==> v9 <==
==> flow/design.v (excerpt) <==
module alu #(
    parameter INST_W = 4,
    parameter INT_W  = 6,
    parameter FRAC_W = 10,
    parameter DATA_W = INT_W + FRAC_W
)(
    input                      i_clk,
    input                      i_rst_n,
    input                      i_in_valid,
    output                     o_busy,
    input         [INST_W-1:0] i_inst,
    input  signed [DATA_W-1:0] i_data_a,
    input  signed [DATA_W-1:0] i_data_b,
    output                     o_out_valid,
    output        [DATA_W-1:0] o_data
);
localparam SADD = 4'd0;  
localparam SSUB = 4'd1;  
localparam SMUL = 4'd2;  
localparam SACC = 4'd3;  
localparam SOFT = 4'd4;  
localparam XOR = 4'd5;   
localparam ARSH = 4'd6;  
localparam LROT = 4'd7;  
localparam CLZ = 4'd8;   
localparam RM4 = 4'd9;   
localparam MEM_H = 16;   
integer i;
localparam RANGE1 = 6'b100000;
localparam RANGE2 = 6'b010000;
localparam RANGE3 = 6'b001000;
localparam RANGE4 = 6'b000100;
localparam RANGE5 = 6'b000010;
localparam RANGE6 = 6'b000001;
localparam WAIT = 1'b0;
localparam EXE = 1'b1;
reg signed [DATA_W-1:0] comb_result; 
reg [DATA_W-1:0] rot_result; 
reg [DATA_W-1:0] add_sub_result;
reg signed [DATA_W+3:0] acc_result20;
reg signed [DATA_W-1:0] acc_result;
reg signed [DATA_W:0] add_sub_result17;
reg [DATA_W-1:0] arsh_result;
reg [2*DATA_W-1:0] lrot_base;
reg [DATA_W-1:0] lrot_result;
reg [4:0] clz_result;
reg [12:0] rm4_result;
reg [7:0] clz8;
reg [3:0] clz4;
wire [5:0] soft_range;
reg signed [DATA_W-1:0] soft_result;
reg [DATA_W-1:0] o_data_buffer;
reg busy_buffer;
reg ovalid_buffer;
reg [INST_W-1:0] inst_buffer;
reg signed [DATA_W-1:0] data_a_buffer;
reg signed [DATA_W-1:0] data_b_buffer;
  ...
export LEC_CHECK = 0
export CAP_MARGIN = 15
export CELL_PAD_IN_SITES_GLOBAL_PLACEMENT = 2
export CORE_ASPECT_RATIO = 0.54
export CORE_MARGIN = 2
export CORE_UTILIZATION = 40
export CTS_CLUSTER_SIZE = 48
export SETUP_SLACK_MARGIN = -0.3
export SLEW_MARGIN = 20
export TNS_END_PERCENT = 35
create_clock -name core_clock -period 6.05 [get_ports {i_clk}]
run.sh (not shown) runs the stock make flow with config.mk's settings and CLKGATE_MAP_FILE=.
==> v5: changes against v9 <==
- CAP_MARGIN: 15 -> 35
- CELL_PAD_IN_SITES_GLOBAL_PLACEMENT: 2 -> default
- CORE_ASPECT_RATIO: 0.54 -> default
- CORE_MARGIN: 2 -> 4
- CTS_CLUSTER_SIZE: 48 -> default
- MAX_ROUTING_LAYER: default -> met4
- SETUP_SLACK_MARGIN: -0.3 -> default
- TNS_END_PERCENT: 35 -> 15
==> flow/constraint.sdc (replaced) <==
create_clock -name core_clock -period 11.0 [get_ports {i_clk}]
set_input_delay 2.2000 -clock core_clock [delete_from_list [all_inputs] [get_ports {i_clk}]]
set_output_delay 2.2000 -clock core_clock [all_outputs]
set_load 0.01 [all_outputs]
==> v33: changes against v9 <==
- ABC_AREA: default -> 1
- CAP_MARGIN: 15 -> 5
- CELL_PAD_IN_SITES_GLOBAL_PLACEMENT: 2 -> default
- CORE_ASPECT_RATIO: 0.54 -> 1.43
- CORE_MARGIN: 2 -> 8
- CORE_UTILIZATION: 40 -> 33
- CTS_CLUSTER_DIAMETER: default -> 335
- CTS_CLUSTER_SIZE: 48 -> default
- GPL_ROUTABILITY_DRIVEN: default -> 0
- GPL_TIMING_DRIVEN: default -> 0
- MAX_ROUTING_LAYER: default -> met5
- MIN_ROUTING_LAYER: default -> met1
- PLACE_DENSITY_LB_ADDON: default -> 0.27
- SETUP_SLACK_MARGIN: -0.3 -> default
- TNS_END_PERCENT: 35 -> 40
==> flow/constraint.sdc (replaced) <==
create_clock -name core_clock -period 7.58 [get_ports {i_clk}]
set_input_delay 1.5160 -clock core_clock [delete_from_list [all_inputs] [get_ports {i_clk}]]
set_output_delay 1.5160 -clock core_clock [all_outputs]
set_load 0.01 [all_outputs]
==> summary of the runs <==
v9 reached the layout checks and failed them: setup timing. v33 finished but fails on setup timing. v5 went through all stages and came out clean. Against v33, the synthesized cell count of v5 is smaller by 18%. Die area, highest first: v33, v5, v9. The highest global-route usage belongs to v9, the lowest to v33. Worst setup slack, highest first: v5, v33, v9. Via count: v5 < v9 < v33.
==> figures <==
item                                                                    v5                        v9                       v33
Status                                            timing/DRC/antenna clean  finished with violations  finished with violations
Layout check failures                                                    -              setup timing              setup timing
Sequential element share of the synthesized area                     22.7%                     22.7%                     21.9%
Placeable core region                                          0.102 sq mm               0.102 sq mm               0.129 sq mm
Clock Pin Slew Worst Setup and Hold Paths                          0.06 ns                   0.06 ns                   0.08 ns
Post-CTS setup buffers                                                   0                        80                       184
Wire length of the first global-routing pass                        223 mm                    266 mm                    259 mm
Reg2reg setup slack                                                0.66 ns                  -3.47 ns                  -0.88 ns
Crit path capture                                         o_data_buffer[8]          o_data_buffer[8]         o_data_buffer[11]
Final critical-path setup slack                                   0.661 ns                  -3.47 ns                 -0.883 ns
Critical register-to-register path startpoint             data_a_buffer[1]          data_a_buffer[2]          data_a_buffer[3]
Slowest stage cell, crit path                     sky130_fd_sc_hd__dfrtp_2  sky130_fd_sc_hd__dfrtp_2  sky130_fd_sc_hd__dfrtp_4
Net count of the mapped netlist                                       5564                      5564                      6607

---

==> lagoon: inputs <==
==> flow/design.v <==
module alu #(
    parameter INST_W = 4,
    parameter INT_W  = 6,
    parameter FRAC_W = 10,
    parameter DATA_W = INT_W + FRAC_W
)(
    input                      i_clk,
    input                      i_rst_n,
    input                      i_in_valid,
    output                     o_busy,
    input         [INST_W-1:0] i_inst,
    input  signed [DATA_W-1:0] i_data_a,
    input  signed [DATA_W-1:0] i_data_b,
    output                     o_out_valid,
    output        [DATA_W-1:0] o_data
);
localparam SADD = 4'd0;  
localparam SSUB = 4'd1;  
localparam SMUL = 4'd2;  
localparam SACC = 4'd3;  
localparam SOFT = 4'd4;  
localparam XOR = 4'd5;   
localparam ARSH = 4'd6;  
localparam LROT = 4'd7;  
localparam CLZ = 4'd8;   
localparam RM4 = 4'd9;   
localparam MEM_H = 16;   
integer i;
localparam RANGE1 = 6'b100000;
localparam RANGE2 = 6'b010000;
localparam RANGE3 = 6'b001000;
localparam RANGE4 = 6'b000100;
localparam RANGE5 = 6'b000010;
localparam RANGE6 = 6'b000001;
localparam WAIT = 1'b0;
localparam EXE = 1'b1;
reg signed [DATA_W-1:0] comb_result; 
reg [DATA_W-1:0] rot_result; 
reg [DATA_W-1:0] add_sub_result;
reg signed [DATA_W+3:0] acc_result20;
reg signed [DATA_W-1:0] acc_result;
reg signed [DATA_W:0] add_sub_result17;
reg [DATA_W-1:0] arsh_result;
reg [2*DATA_W-1:0] lrot_base;
reg [DATA_W-1:0] lrot_result;
reg [4:0] clz_result;
reg [12:0] rm4_result;
reg [7:0] clz8;
reg [3:0] clz4;
wire [5:0] soft_range;
reg signed [DATA_W-1:0] soft_result;
reg [DATA_W-1:0] o_data_buffer;
reg busy_buffer;
reg ovalid_buffer;
reg [INST_W-1:0] inst_buffer;
reg signed [DATA_W-1:0] data_a_buffer;
reg signed [DATA_W-1:0] data_b_buffer;
reg signed [DATA_W+3:0] acc_mem [MEM_H-1:0];     
reg cs, ns;
always @(posedge i_clk or negedge i_rst_n) begin
    if(!i_rst_n) begin
        for (i=0; i<16; i=i+1) begin
            acc_mem[i] <= 20'd0;
        end
    end
    else if (inst_buffer == SACC)begin
        acc_mem[data_a_buffer[3:0]] <= acc_result20;
    end
end
always @(posedge i_clk or negedge i_rst_n) begin
    if(!i_rst_n) begin
        cs <= WAIT;
    end
    else begin
        cs <= ns;
    end
end
always @(*) begin
    if (cs == WAIT) begin
        ns = (i_in_valid) ? EXE : WAIT;
    end
    else begin
        ns = WAIT;
    end
end
always @(posedge i_clk or negedge i_rst_n) begin
    if(!i_rst_n) begin
        busy_buffer <= 1'b0;
        ovalid_buffer <= 1'b0;
        inst_buffer <= 4'd0;
        o_data_buffer <= 16'd0;
        data_a_buffer <= 16'd0;
        data_b_buffer <= 16'd0;
    end
    else begin
        inst_buffer <= i_inst;
        o_data_buffer <= comb_result;
        data_a_buffer <= i_data_a;
        data_b_buffer <= i_data_b;
        if (cs == WAIT) begin
            busy_buffer <= (i_in_valid) ? 1'b1 : 1'b0;
            ovalid_buffer <= 1'b0;
        end
        else begin
            busy_buffer <= 1'b0;
            ovalid_buffer <= 1'b1;
        end
    end
end
assign o_data = o_data_buffer;
assign o_out_valid = ovalid_buffer;
assign o_busy = busy_buffer;
assign soft_range[5] = data_a_buffer >= 16'sh0800;                                      
assign soft_range[4] = (data_a_buffer >= 16'sh0000) && (data_a_buffer < 16'sh0800);     
assign soft_range[3] = (data_a_buffer >= 16'shfc00) && (data_a_buffer < 16'sh0000);     
assign soft_range[2] = (data_a_buffer >= 16'shf800) && (data_a_buffer < 16'shfc00);     
assign soft_range[1] = (data_a_buffer >= 16'shf400) && (data_a_buffer < 16'shf800);     
assign soft_range[0] = (data_a_buffer < 16'shf400);                                     
always @(*) begin
    comb_result = 16'd0;
    case(inst_buffer)
        SADD : begin
            comb_result = add_sub_result;
        end
        SSUB : begin
            comb_result = add_sub_result;
        end 
        SMUL : begin
            comb_result = S_mul(data_a_buffer, data_b_buffer);
        end
        SACC : begin
            comb_result = acc_result;
        end
        SOFT : begin
            comb_result = soft_result;
        end
        XOR : begin
            comb_result = data_a_buffer ^ data_b_buffer;
        end
        ARSH : begin
            comb_result = arsh_result;
        end
        LROT : begin
            comb_result = lrot_result;
        end
        CLZ : begin
            comb_result = (clz_result[4]) ? 16'h0010 : {12'b0, clz_result[3:0]};
        end
        RM4 : begin
            comb_result = {3'd0,rm4_result};
        end
    endcase
end
always @(*) begin
    acc_result20 = (acc_mem[data_a_buffer[3:0]] + data_b_buffer);
    if (acc_result20 > 20'sh07fff) begin
        acc_result = 16'h7fff;
    end
    else if (acc_result20 < 20'shf8000) begin
        acc_result = 16'h8000;
    end
    else begin
        acc_result = acc_result20[DATA_W-1:0];
    end
end
always @(*) begin
    add_sub_result17 = (inst_buffer[0]) ? (data_a_buffer - data_b_buffer) : (data_a_buffer + data_b_buffer);
    if (!add_sub_result17[DATA_W]) begin  
        add_sub_result = (add_sub_result17 > 17'sh07fff) ? 16'h7fff : add_sub_result17[DATA_W-1:0];  
    end
    else begin   
        add_sub_result = (add_sub_result17 < 17'sh18000) ? 16'h8000 : add_sub_result17[DATA_W-1:0];
    end
end
always @(*) begin
    soft_result = 16'd0;
    case (soft_range)
        RANGE1 : begin               
            soft_result = data_a_buffer;                                                                     
        end 
        RANGE2 : begin                           
            soft_result = dev3($signed({data_a_buffer, 1'b0}) + 18'sh00800);     
        end
        RANGE3 : begin
            soft_result = dev3($signed(({data_a_buffer[DATA_W-1], data_a_buffer})) + 18'sh00800);          
        end
        RANGE4 : begin
            soft_result = dev9($signed({data_a_buffer, 1'b0}) + 18'sh01400);     
        end
        RANGE5 : begin
            soft_result = dev9($signed({data_a_buffer[DATA_W-1], data_a_buffer}) + 18'sh00c00);          
        end
        RANGE6 : begin
            soft_result = 16'd0;                                                                     
        end
    endcase
end
always @(*) begin
    arsh_result = data_a_buffer >>> data_b_buffer[4:0];
end
always @(*) begin
    lrot_base = {2{data_a_buffer}};
    lrot_result = lrot_base[(5'd16-data_b_buffer[4:0])+:DATA_W];
end
always @(*) begin
    clz_result[4] = (~|data_a_buffer);
    clz_result[3] = (~|data_a_buffer[15:8]);
    clz8 = (clz_result[3]) ? data_a_buffer[7:0] : data_a_buffer[15:8];
    clz_result[2] = (~|clz8[7:4]);
    clz4 = (clz_result[2]) ? clz8[3:0] : clz8[7:4];
    clz_result[1] = (~|clz4[3:2]);
    clz_result[0] = (clz_result[1]) ? ~clz4[1] : ~clz4[3];
end
always @(*) begin
    for (i=0; i<13; i=i+1) begin
        rm4_result[i] = data_a_buffer[i+:4] == data_b_buffer[(15-i)-:4];
    end
end
function automatic [DATA_W-1:0] S_mul;
    input signed [DATA_W-1:0] data_a;
    input signed [DATA_W-1:0] data_b;
    reg signed [2*DATA_W-1:0] mul_result;
    begin
        mul_result = data_a * data_b;
        if (!mul_result[2*DATA_W-1]) begin
            if (mul_result > 32'sh01fffc00) begin
                S_mul = 16'h7fff;  
            end
            else begin
                S_mul = (mul_result[9]) ? mul_result[25:10] + 16'sd1 : mul_result[25:10];   
            end
        end
        else begin
            if (mul_result < 32'shfe000000) begin
                S_mul = 16'h8000;   
            end
            else begin
                S_mul = (mul_result[9]) ? mul_result[25:10] + 16'sd1 : mul_result[25:10];   
            end
        end
    end
endfunction
localparam EXT_BIT = 10;
function automatic [DATA_W-1:0] dev3;
    input signed [17:0] devident;        
    reg signed [EXT_BIT+17:0] ext_devident;
    reg signed [EXT_BIT+17:0] Q0;
    reg signed [EXT_BIT+17:0] Q1;
    reg signed [EXT_BIT+17:0] Q2;
    reg signed [EXT_BIT+17:0] Q3, Q3_plus1;
    begin
        ext_devident = {devident, 10'b0};            
        Q0 = ((ext_devident >> 2) + ext_devident) >> 2;
        Q1 = (Q0 + ext_devident) >> 1;
        Q2 = ((Q1 >> 6) + Q1);
        Q3 = ((Q2 >> 12) + Q2) >> 1;
        Q3_plus1 = Q3 + $signed({18'h00001,10'b0});   
        dev3 = (Q3[EXT_BIT-1]) ? Q3_plus1[EXT_BIT+15:EXT_BIT] : Q3[EXT_BIT+15:EXT_BIT];
    end
endfunction
function automatic [DATA_W-1:0] dev9;
    input signed [17:0] devident;
    reg signed [EXT_BIT+17:0] ext_devident;
    reg signed [EXT_BIT+17:0] Q0;
    reg signed [EXT_BIT+17:0] Q1;
    reg signed [EXT_BIT+17:0] Q2;
    reg signed [EXT_BIT+17:0] Q3, Q3_plus1;
    begin
        ext_devident = {devident, 10'b0};    
        Q0 = ((ext_devident >> 1) + ext_devident) >> 1;
        Q1 = (Q0 + ext_devident) >> 1;
        Q2 = ((Q1 >> 6) + Q1);
        Q3 = ((Q2 >> 12) + Q2) >> 3;
        Q3_plus1 = Q3 + $signed({18'h00001,10'b0});   
        dev9 = (Q3[EXT_BIT-1]) ? Q3_plus1[EXT_BIT+15:EXT_BIT] : Q3[EXT_BIT+15:EXT_BIT];
    end
endfunction
endmodule
==> flow/run.sh <==
#!/bin/bash
# the make line also repeats each setting of config.mk as NAME=value (left out here)
make -C /OpenROAD-flow-scripts/flow DESIGN_CONFIG=/design/flow/config.mk WORK_HOME=/design/flow/orfs CLKGATE_MAP_FILE= finish
==> flow/config.mk <==
export PLATFORM = sky130hd
export DESIGN_NAME = alu
export DESIGN_NICKNAME = alu
export VERILOG_FILES = /design/flow/design.v
export SDC_FILE = /design/flow/constraint.sdc
export NUM_CORES = 4
export LEC_CHECK = 0
export CAP_MARGIN = 15
export CELL_PAD_IN_SITES_GLOBAL_PLACEMENT = 2
export CORE_ASPECT_RATIO = 0.68
export CORE_MARGIN = 6
export CORE_UTILIZATION = 40
export CTS_CLUSTER_SIZE = 48
export GPL_TIMING_DRIVEN = 0
export SETUP_SLACK_MARGIN = 1.19
export SLEW_MARGIN = 20
export TNS_END_PERCENT = 80
==> flow/constraint.sdc <==
create_clock -name core_clock -period 6.05 [get_ports {i_clk}]
set_input_delay 1.2100 -clock core_clock [delete_from_list [all_inputs] [get_ports {i_clk}]]
set_output_delay 1.2100 -clock core_clock [all_outputs]
set_load 0.01 [all_outputs]
==> yarrow (differences from lagoon) <==
Settings changed: ABC_AREA set to 1, CAP_MARGIN 15 to 20, CELL_PAD_IN_SITES_GLOBAL_PLACEMENT 2 to not set, CORE_ASPECT_RATIO 0.68 to not set, CORE_MARGIN 6 to 2, CORE_UTILIZATION 40 to 72, CTS_CLUSTER_DIAMETER set to 295, CTS_CLUSTER_SIZE 48 to 16, GPL_TIMING_DRIVEN 0 to not set, HOLD_SLACK_MARGIN set to 0.29, PLACE_DENSITY set to 0.37, SETUP_SLACK_MARGIN 1.19 to 0.91, TNS_END_PERCENT 80 to 10.
==> flow/constraint.sdc (replaced) <==
create_clock -name core_clock -period 4.96 [get_ports {i_clk}]
set_input_delay 0.9920 -clock core_clock [delete_from_list [all_inputs] [get_ports {i_clk}]]
set_output_delay 0.9920 -clock core_clock [all_outputs]
set_load 0.01 [all_outputs]
==> tundra (differences from lagoon) <==
Settings changed: ABC_AREA set to 0, CAP_MARGIN 15 to 5, CORE_ASPECT_RATIO 0.68 to 1.43, CORE_MARGIN 6 to 8, CORE_UTILIZATION 40 to 36, CTS_CLUSTER_DIAMETER set to 335, CTS_CLUSTER_SIZE 48 to not set, GPL_ROUTABILITY_DRIVEN set to 1, GPL_TIMING_DRIVEN 0 to 1, MAX_ROUTING_LAYER set to met4, MIN_ROUTING_LAYER set to met2, PLACE_DENSITY_LB_ADDON set to 0.12, SETUP_SLACK_MARGIN 1.19 to -0.48, SLEW_MARGIN 20 to 10, TNS_END_PERCENT 80 to 40.
==> flow/constraint.sdc (replaced) <==
create_clock -name core_clock -period 7.58 [get_ports {i_clk}]
set_input_delay 1.5160 -clock core_clock [delete_from_list [all_inputs] [get_ports {i_clk}]]
set_output_delay 1.5160 -clock core_clock [all_outputs]
set_load 0.01 [all_outputs]
==> qor summary <==
metric                                                                           tundra                    lagoon                  yarrow
Minimum setup slack among reg-to-reg paths                                     -1.84 ns                  -3.96 ns                       -
Antenna diode count                                                                  11                         2                       -
Time the final worst path needs with I/O delays and setup                       9.42 ns                  10.01 ns                       -
Die boundary height                                                              420 um                    277 um                  248 um
Worst setup path endpoint                                              o_data_buffer[9]         o_data_buffer[10]                       -
Latency at later pin                                                            0.66 ns                   0.63 ns                       -
Buffers plus inverters on the worst setup path                                        4                         5                       -
Maximum clock path buffer count                                                       3                         3                       -
Cell at the slowest stage of the critical path                                  o21ai_4                  a222oi_1                       -
Smallest hold slack                                                            0.409 ns                  0.396 ns                       -
Top sig layer                                                                      met4                      met5                       -
CP peak stage delay                                                             0.44 ns                   0.59 ns                       -
Global Route met3 Usage                                                           48.6%                     8.75%                       -
Number of nets with antenna violations after detailed routing                         0                         0                       -
Clock sinks                                                                         374                       374                       -
Gr usage total                                                                    46.4%                     31.6%                       -
Nets at Floorplan                                                                  5564                      5564                    6607
Number of cells after detailed placement                                           7304                      6279                    7762
Setup bufs post-CTS                                                                  44                       190                       -
Synthesized cell area                                                        41200 um^2                41200 um^2              42800 um^2
Sequential element share of the synthesized area                                  22.7%                     22.7%                   21.9%
Hold buffer count at cts                                                              0                         0                       -
Outcome                                                        finished with violations  finished with violations  stopped before the end
Last stage reached                                                                    -                         -                 4_1_cts
Layout check failures                                                      setup timing              setup timing                       -
Final critical-path share of the clock period                                      124%                      165%                       -
